Setup of run 1:
==> flow/design.v (excerpt) <==
module my_chip (
    input logic [11:0] io_in,  
    output logic [11:0] io_out,  
    input logic clock,
    input logic reset  
);
    ChipInterface #(.FRE(25000)) chipInterface_inst(
        .clock(clock),
        .confirm(io_in[0]),
        .clear(io_in[1]),
        .algorithm_select_mode(io_in[2]),
        .reset(reset),
        .enter0(io_in[3]), 
        .enter1(io_in[4]),
        .led(io_out[5:0])
    );
    assign io_out[11:6] = 6'b0;
endmodule
make LEC_CHECK=0 ABC_AREA=0 CAP_MARGIN=35 CELL_PAD_IN_SITES_DETAIL_PLACEMENT=2 CELL_PAD_IN_SITES_GLOBAL_PLACEMENT=2 CORE_ASPECT_RATIO=0.51 CORE_MARGIN=4 CORE_UTILIZATION=17 GPL_TIMING_DRIVEN=0 HOLD_SLACK_MARGIN=0.02 MAX_ROUTING_LAYER=met4 MIN_ROUTING_LAYER=met2 PLACE_DENSITY_LB_ADDON=0.22 SETUP_SLACK_MARGIN=-0.58 SLEW_MARGIN=5 TNS_END_PERCENT=45 finish   # period 10.0 ns
run.sh (not shown) runs the stock make flow with config.mk's settings and CLKGATE_MAP_FILE=.
Run 1: flow completed, timing, DRC and antenna clean
--- input diff run 1..run 2 ---
Settings: SETUP_SLACK_MARGIN no longer set, was -0.58; GPL_TIMING_DRIVEN no longer set, was 0; CELL_PAD_IN_SITES_GLOBAL_PLACEMENT no longer set, was 2; CORE_ASPECT_RATIO now 0.5, was 0.51; MAX_ROUTING_LAYER no longer set, was met4; CORE_MARGIN now 2, was 4; CAP_MARGIN now 20, was 35; CELL_PAD_IN_SITES_DETAIL_PLACEMENT no longer set, was 2; MIN_ROUTING_LAYER no longer set, was met2; CORE_UTILIZATION now 48, was 17; CTS_CLUSTER_SIZE now 99, previously not set; CTS_CLUSTER_DIAMETER now 354, previously not set; PLACE_DENSITY_LB_ADDON no longer set, was 0.22; SLEW_MARGIN now 35, was 5; HOLD_SLACK_MARGIN no longer set, was 0.02; ABC_AREA now 1, was 0; TNS_END_PERCENT now 35, was 45.
- Compare run 1 and run 2 | routed wire length higher: run 1
- As of run 2, number of vias after detailed routing had fallen by more than 10% compared to run 1.
- In run 2, the maximum frequency came out about 22% above the value in run 1.
- Compared with run 1, run 2 shows cell area after placement lower by 0.58%.
Modified inputs, run 3 compared to run 2
Settings: a change of CORE_ASPECT_RATIO from 0.5 to 1.89; a change of CORE_UTILIZATION from 48 to 58.
Run 3 against run 2; internal power contribution is up by a few percent. Against run 2, standard cell core area in run 3 fell by more than 10%. On sequential share of layout area, run 2 and run 3 are neck and neck. Looking at routing usage on met2, run 3 sits above run 2. From run 2 to run 3 the numbers moved as follows: final cell count without fillers went down, number of placed instances with taps included -66. Of run 2 and run 3, run 2 shows the lower clock-buffer cell count, with run 3 above it. NOTE: global-route usage in run 3 exceeds that of run 2. Delta (run 3 minus run 2): total power increased by 1.8% relative to the old numbers; routed via count increased by 3.0% relative to the old numbers.

---

my_chip again, from the RTL that the note above started with.
clock: 5.36 ns
lec_check: 0
abc_area: 1
cap_margin: 20
cell_pad_in_sites_detail_placement: 1
core_aspect_ratio: 1.4
core_margin: 8
core_utilization: 17
cts_cluster_size: 25
hold_slack_margin: 0.18
max_routing_layer: met5
slew_margin: 25
tns_end_percent: 100
The first run finished clean.
Change:
Settings changed: CORE_ASPECT_RATIO 1.4 to default, MAX_ROUTING_LAYER met5 to met4.
Final cell count grows by 1.2%.
Die area stays flat.
Synthesized area stays the same.
Setup slack improved by 0.067 ns.
Synthesized cell count does not change.
First-iteration DRC count grows by 14%.
Sequential share of layout area shrinks by 0.11 points.
Global-route usage is about the same.
Design area grows by 0.36%.
Change:
Settings changed: ABC_AREA 1 to default, CELL_PAD_IN_SITES_DETAIL_PLACEMENT 1 to default, CORE_MARGIN 8 to 2, CORE_UTILIZATION 17 to 72, CTS_CLUSTER_SIZE 25 to default, HOLD_SLACK_MARGIN 0.18 to default, MAX_ROUTING_LAYER met4 to default, SLEW_MARGIN 25 to 20, TNS_END_PERCENT 100 to default.
Clock period 5.36 ns to 2.59 ns, I/O delays scaled along.
=>
- The new run ran to the end with violations: negative setup slack
- clock skew falls by 0.0034 ns
- first-iteration DRC count rises by 79%
- die area falls by 79%
- setup slack got worse by 2.5 ns
Change:
Settings changed: CORE_UTILIZATION 72 to 18.
Clock period 2.59 ns to 15.3 ns, I/O delays scaled along.
After rerunning: This time the run finished with timing, DRC and antenna clean; final cell count goes up by 33%; total power shrinks by 83%; clock power fell by 83%; critical path depth rose by 1.

---

my_chip again, from the RTL that the note above started with.
Settings: LEC_CHECK=0, ABC_AREA=1, CAP_MARGIN=20, CELL_PAD_IN_SITES_DETAIL_PLACEMENT=0, CORE_MARGIN=2, CORE_UTILIZATION=58, CTS_CLUSTER_DIAMETER=398, CTS_CLUSTER_SIZE=99, MAX_ROUTING_LAYER=met4, PLACE_DENSITY_LB_ADDON=0.3, SETUP_SLACK_MARGIN=1.19, SLEW_MARGIN=20, TNS_END_PERCENT=45; clock period 4.73 ns.
Change:
ABC_AREA = default   (was 1)
CELL_PAD_IN_SITES_DETAIL_PLACEMENT = default   (was 0)
CORE_UTILIZATION = 40   (was 58)
CTS_CLUSTER_DIAMETER = default   (was 398)
CTS_CLUSTER_SIZE = 13   (was 99)
PLACE_DENSITY_LB_ADDON = default   (was 0.3)
SETUP_SLACK_MARGIN = default   (was 1.19)
TNS_END_PERCENT = default   (was 45)
clock period = 10.0 ns   (was 4.73 ns; I/O delays follow)
Effect: The new run finished with timing, DRC and antenna clean; synthesized area is lower by 6.9%; total power is lower by 51%; design area shrinks by 8.1%; hold slack hardly moves; routed wire length shrinks by 20%; flip-flop count does not change; global-route usage is lower by 12 points; die size rose by 34%.

---

## run A
Starting RTL as in the previous note.
Settings: LEC_CHECK=0, ABC_AREA=1, CAP_MARGIN=15, CELL_PAD_IN_SITES_DETAIL_PLACEMENT=0, CORE_MARGIN=2, CORE_UTILIZATION=72, CTS_CLUSTER_DIAMETER=398, CTS_CLUSTER_SIZE=72, MAX_ROUTING_LAYER=met5, PLACE_DENSITY=0.37, SETUP_SLACK_MARGIN=-0.1, SLEW_MARGIN=40, TNS_END_PERCENT=100; clock period 2.95 ns.
Run A had finished all stages when the layout checks came back failing, citing setup timing.
Inputs modified between run A and run B:
==> flow/config.mk <==
export PLATFORM = sky130hd
export DESIGN_NAME = my_chip
export DESIGN_NICKNAME = my_chip
export VERILOG_FILES = /design/flow/design.v
export SDC_FILE = /design/flow/constraint.sdc
export NUM_CORES = 4
export LEC_CHECK = 0
export ABC_AREA = 1
export CAP_MARGIN = 20
export CORE_MARGIN = 2
export CORE_UTILIZATION = 72
export CTS_CLUSTER_DIAMETER = 227
export CTS_CLUSTER_SIZE = 68
export SLEW_MARGIN = 20
==> flow/constraint.sdc <==
create_clock -name core_clock -period 2.55 [get_ports {clock}]
set_input_delay 0.5100 -clock core_clock [delete_from_list [all_inputs] [get_ports {clock}]]
set_output_delay 0.5100 -clock core_clock [all_outputs]
set_load 0.01 [all_outputs]
Notes after the runs:
Number of buffers other than clock buffers in the final layout ended up about 50% higher on run B than on run A. Going from run A to run B, number of gates on the worst path with buffers counted down 2; wire length went up by 11%; power per standard cell area higher; share of cell area taken by flip-flops and latches shrank by 0.95 points. The final reports for run B and run A show share of the clock period used by the worst path after layout higher in the former. Looking at first-pass GRT wire length, run B sits above run A. Compare run B and run A | register share of total power lower: run B. Run B reports a higher power than run A does. Final checks on run B, whose flow otherwise completed, came back failing, citing setup timing.
> inputs changed (run B -> run C)
==> flow/config.mk <==
export PLATFORM = sky130hd
export DESIGN_NAME = my_chip
export DESIGN_NICKNAME = my_chip
export VERILOG_FILES = /design/flow/design.v
export SDC_FILE = /design/flow/constraint.sdc
export NUM_CORES = 4
export LEC_CHECK = 0
export CAP_MARGIN = 20
export CORE_MARGIN = 2
export CORE_UTILIZATION = 40
export SLEW_MARGIN = 20
==> flow/constraint.sdc <==
create_clock -name core_clock -period 4.42 [get_ports {clock}]
set_input_delay 0.8840 -clock core_clock [delete_from_list [all_inputs] [get_ports {clock}]]
set_output_delay 0.8840 -clock core_clock [all_outputs]
set_load 0.01 [all_outputs]
Findings:
Looking at die size, run C sits about 65% higher than run B does.
Run C ended up with a lower half-perimeter wire length after placement than run B did.
Looking at fraction of the yosys area taken by sequential cells, run C sits above run B.
Of run C and run B, run B shows the higher routed wire length, with run C below it.
When run C is set beside run B, its total global routing track utilization turns out to be 24 points smaller.
In summary, run C completed successfully, with a layout that passed the timing, design-rule and antenna checks.
Run C vs run B — area fraction in full adders, half adders and majority gates rose 0.79 points.
Run C vs run B — number of filler cells placed in the layout climbed by more than 100%
Run B → run C: met1 global-route usage saw a decrease, post-route clock period utilization now smaller.
Inputs modified between run C and run D:
==> flow/constraint.sdc <==
create_clock -name core_clock -period 7.26 [get_ports {clock}]
set_input_delay 1.4520 -clock core_clock [delete_from_list [all_inputs] [get_ports {clock}]]
set_output_delay 1.4520 -clock core_clock [all_outputs]
set_load 0.01 [all_outputs]
Run D finished all stages; the layout is clean.
Taking run C as the reference point, the share of final layout cell area taken by non-clock buffers of run D falls by 0.76 points.
Higher via count of the first global-routing pass was reported by run D, not run C.
Changes observed in run D relative to run C: switching power share of the total went up by 1.7 points; leakage power total went down by about 0.36%; overall power went down by about 40%.
Per the comparison of run D with run C, final routed wirelength across all metal layers moved down, final design instance area without fill moved down.
Run D packs its core more loosely than run C.

---

Setup of juniper:
my_chip again, from the RTL that the note above started with.
Settings: LEC_CHECK=0, ABC_AREA=1, CAP_MARGIN=35, CELL_PAD_IN_SITES_DETAIL_PLACEMENT=2, CELL_PAD_IN_SITES_GLOBAL_PLACEMENT=2, CORE_ASPECT_RATIO=0.51, CORE_MARGIN=4, CORE_UTILIZATION=40, GPL_TIMING_DRIVEN=0, HOLD_SLACK_MARGIN=0.02, MAX_ROUTING_LAYER=met4, PLACE_DENSITY_LB_ADDON=0.22, SETUP_SLACK_MARGIN=-0.58, SLEW_MARGIN=5, TNS_END_PERCENT=45; clock period 10.0 ns.
juniper: full flow OK, the timing, design-rule and antenna checks passed
Input changes introduced in amber (baseline for comparison: juniper):
==> flow/config.mk <==
export PLATFORM = sky130hd
export DESIGN_NAME = my_chip
export DESIGN_NICKNAME = my_chip
export VERILOG_FILES = /design/flow/design.v
export SDC_FILE = /design/flow/constraint.sdc
export NUM_CORES = 4
export LEC_CHECK = 0
export ABC_AREA = 1
export CAP_MARGIN = 20
export CORE_MARGIN = 3
export CORE_UTILIZATION = 40
export CTS_CLUSTER_SIZE = 13
export MAX_ROUTING_LAYER = met5
export SLEW_MARGIN = 20
Notes after the runs:
Per the comparison of amber with juniper, post-route total power went down about 1.2%; global-route usage went down 7.7 points; power in the clock group went down about 2%.
amber — setup slack on the worst flop-to-flop path 0.53 ns higher, juniper as reference
Compared with juniper, in amber arrival time at the worst endpoint down 0.50 ns; cell count down 47; ratio of final minimum period to clock period down 5.3 points; proportion of total power due to net switching up 1.1 points.
Note that the HPWL after detailed placement recorded for juniper amounts to 1.4 times the value seen in amber.

---

my_chip again, from the RTL that the note above started with.
Settings: LEC_CHECK=0, ABC_AREA=1, CAP_MARGIN=20, CELL_PAD_IN_SITES_DETAIL_PLACEMENT=0, CORE_MARGIN=2, CORE_UTILIZATION=71, CTS_CLUSTER_DIAMETER=398, CTS_CLUSTER_SIZE=99, MAX_ROUTING_LAYER=met4, PLACE_DENSITY_LB_ADDON=0.3, SETUP_SLACK_MARGIN=0.78, SLEW_MARGIN=20, TNS_END_PERCENT=45; clock period 4.73 ns.
Next try:
Settings changed: ABC_AREA 1 to unset, CELL_PAD_IN_SITES_DETAIL_PLACEMENT 0 to unset, CORE_UTILIZATION 71 to 40, CTS_CLUSTER_DIAMETER 398 to unset, CTS_CLUSTER_SIZE 99 to unset, MAX_ROUTING_LAYER met4 to unset, PLACE_DENSITY_LB_ADDON 0.3 to unset, SETUP_SLACK_MARGIN 0.78 to unset, TNS_END_PERCENT 45 to unset.
Clock period 4.73 ns to 10.0 ns, I/O delays scaled along.
After rerunning:
- die size climbs by 63%
- design area drops by 6.2%
- synthesized area drops by 6.9%
- via count drops by 22%
- setup slack is better by 4.6 ns
- global-route usage drops by 21 points
- fmax drops by 14%
- wire length drops by 23%
Next try:
Settings changed: CELL_PAD_IN_SITES_GLOBAL_PLACEMENT set to 2, CORE_ASPECT_RATIO set to 0.51, CORE_MARGIN 2 to 4, GPL_TIMING_DRIVEN set to 0, MAX_ROUTING_LAYER set to met4, PLACE_DENSITY_LB_ADDON set to 0.22, SETUP_SLACK_MARGIN set to -0.58, SLEW_MARGIN 20 to 35.
Power falls slightly.
Non-clock buffer count rises by 40.
Cell area rises slightly.
Next try:
Settings changed: ABC_AREA set to 1, CELL_PAD_IN_SITES_GLOBAL_PLACEMENT 2 to unset, CORE_ASPECT_RATIO 0.51 to unset, CORE_MARGIN 4 to 2, CORE_UTILIZATION 40 to 19, CTS_CLUSTER_DIAMETER set to 354, CTS_CLUSTER_SIZE set to 99, MAX_ROUTING_LAYER met4 to unset, PLACE_DENSITY_LB_ADDON 0.22 to unset, SETUP_SLACK_MARGIN -0.58 to unset, TNS_END_PERCENT set to 35.
Setup slack is better by 0.48 ns.
Count of clock-buffer cells in the layout goes up by 1.
Synthesized area goes up by a little under a tenth.
Maximum frequency goes up by roughly a tenth.
Final cell count goes up by well over a third.
Synthesized cell count goes up by a quarter to a third.
Next try:
Settings changed: CORE_UTILIZATION 19 to 15, GPL_TIMING_DRIVEN 0 to unset, SETUP_SLACK_MARGIN set to 2.84.
After rerunning:
- wire length falls by 3.7%
- design area increases by 0.78%
- total power is higher by 3.5%
- non-clock buffer count decreases by 26
- synthesized area stays the same
- via count shrinks by 3.4%
- combinational power shrinks by 9.7%
- worst setup slack gains 0.26 ns
- fmax came out higher by 6.5%

---

Starting RTL as in the previous note.
export LEC_CHECK = 0
export ABC_AREA = 0
export CAP_MARGIN = 15
export CELL_PAD_IN_SITES_DETAIL_PLACEMENT = 2
export CELL_PAD_IN_SITES_GLOBAL_PLACEMENT = 2
export CORE_ASPECT_RATIO = 0.8
export CORE_MARGIN = 4
export CORE_UTILIZATION = 48
export GPL_ROUTABILITY_DRIVEN = 0
export GPL_TIMING_DRIVEN = 0
export HOLD_SLACK_MARGIN = 0.18
export MAX_ROUTING_LAYER = met4
export MIN_ROUTING_LAYER = met2
export PLACE_DENSITY_LB_ADDON = 0.2
export SETUP_SLACK_MARGIN = -0.01
export SLEW_MARGIN = 30
export TNS_END_PERCENT = 95
create_clock -name core_clock -period 3.09 [get_ports {clock}]
The first run never finished: it broke off in clock tree synthesis.
Next try:
- ABC_AREA: 0 -> unset
- CAP_MARGIN: 15 -> 20
- CORE_ASPECT_RATIO: 0.8 -> 0.51
- CORE_UTILIZATION: 48 -> 40
- GPL_ROUTABILITY_DRIVEN: 0 -> unset
- HOLD_SLACK_MARGIN: 0.18 -> 0.02
- MIN_ROUTING_LAYER: met2 -> unset
- PLACE_DENSITY_LB_ADDON: 0.2 -> 0.22
- SETUP_SLACK_MARGIN: -0.01 -> -0.58
- SLEW_MARGIN: 30 -> 5
- TNS_END_PERCENT: 95 -> unset
- clock period: 3.09 -> 10.0 ns (I/O delays scaled with it)
Outcome:
- Now the flow went through all stages and came out clean
- die area came out higher by about 20%
- synthesized cell count stays the same
- synthesized area does not change
Next try:
- CELL_PAD_IN_SITES_DETAIL_PLACEMENT: 2 -> unset
- CELL_PAD_IN_SITES_GLOBAL_PLACEMENT: 2 -> unset
- CORE_ASPECT_RATIO: 0.51 -> unset
- CORE_MARGIN: 4 -> 2
- CTS_CLUSTER_DIAMETER: unset -> 354
- CTS_CLUSTER_SIZE: unset -> 99
- GPL_TIMING_DRIVEN: 0 -> unset
- HOLD_SLACK_MARGIN: 0.02 -> unset
- MAX_ROUTING_LAYER: met4 -> unset
- PLACE_DENSITY_LB_ADDON: 0.22 -> unset
- SETUP_SLACK_MARGIN: -0.58 -> unset
- SLEW_MARGIN: 5 -> 35
- TNS_END_PERCENT: unset -> 35
The new run completed with no timing, DRC or antenna violations.
Non-clock buffer count went down by 40.
Final area went down by a few percent.
Combinational power went down by about a fifth.
No activity file was given, so power comes from the tool's default toggle rates.
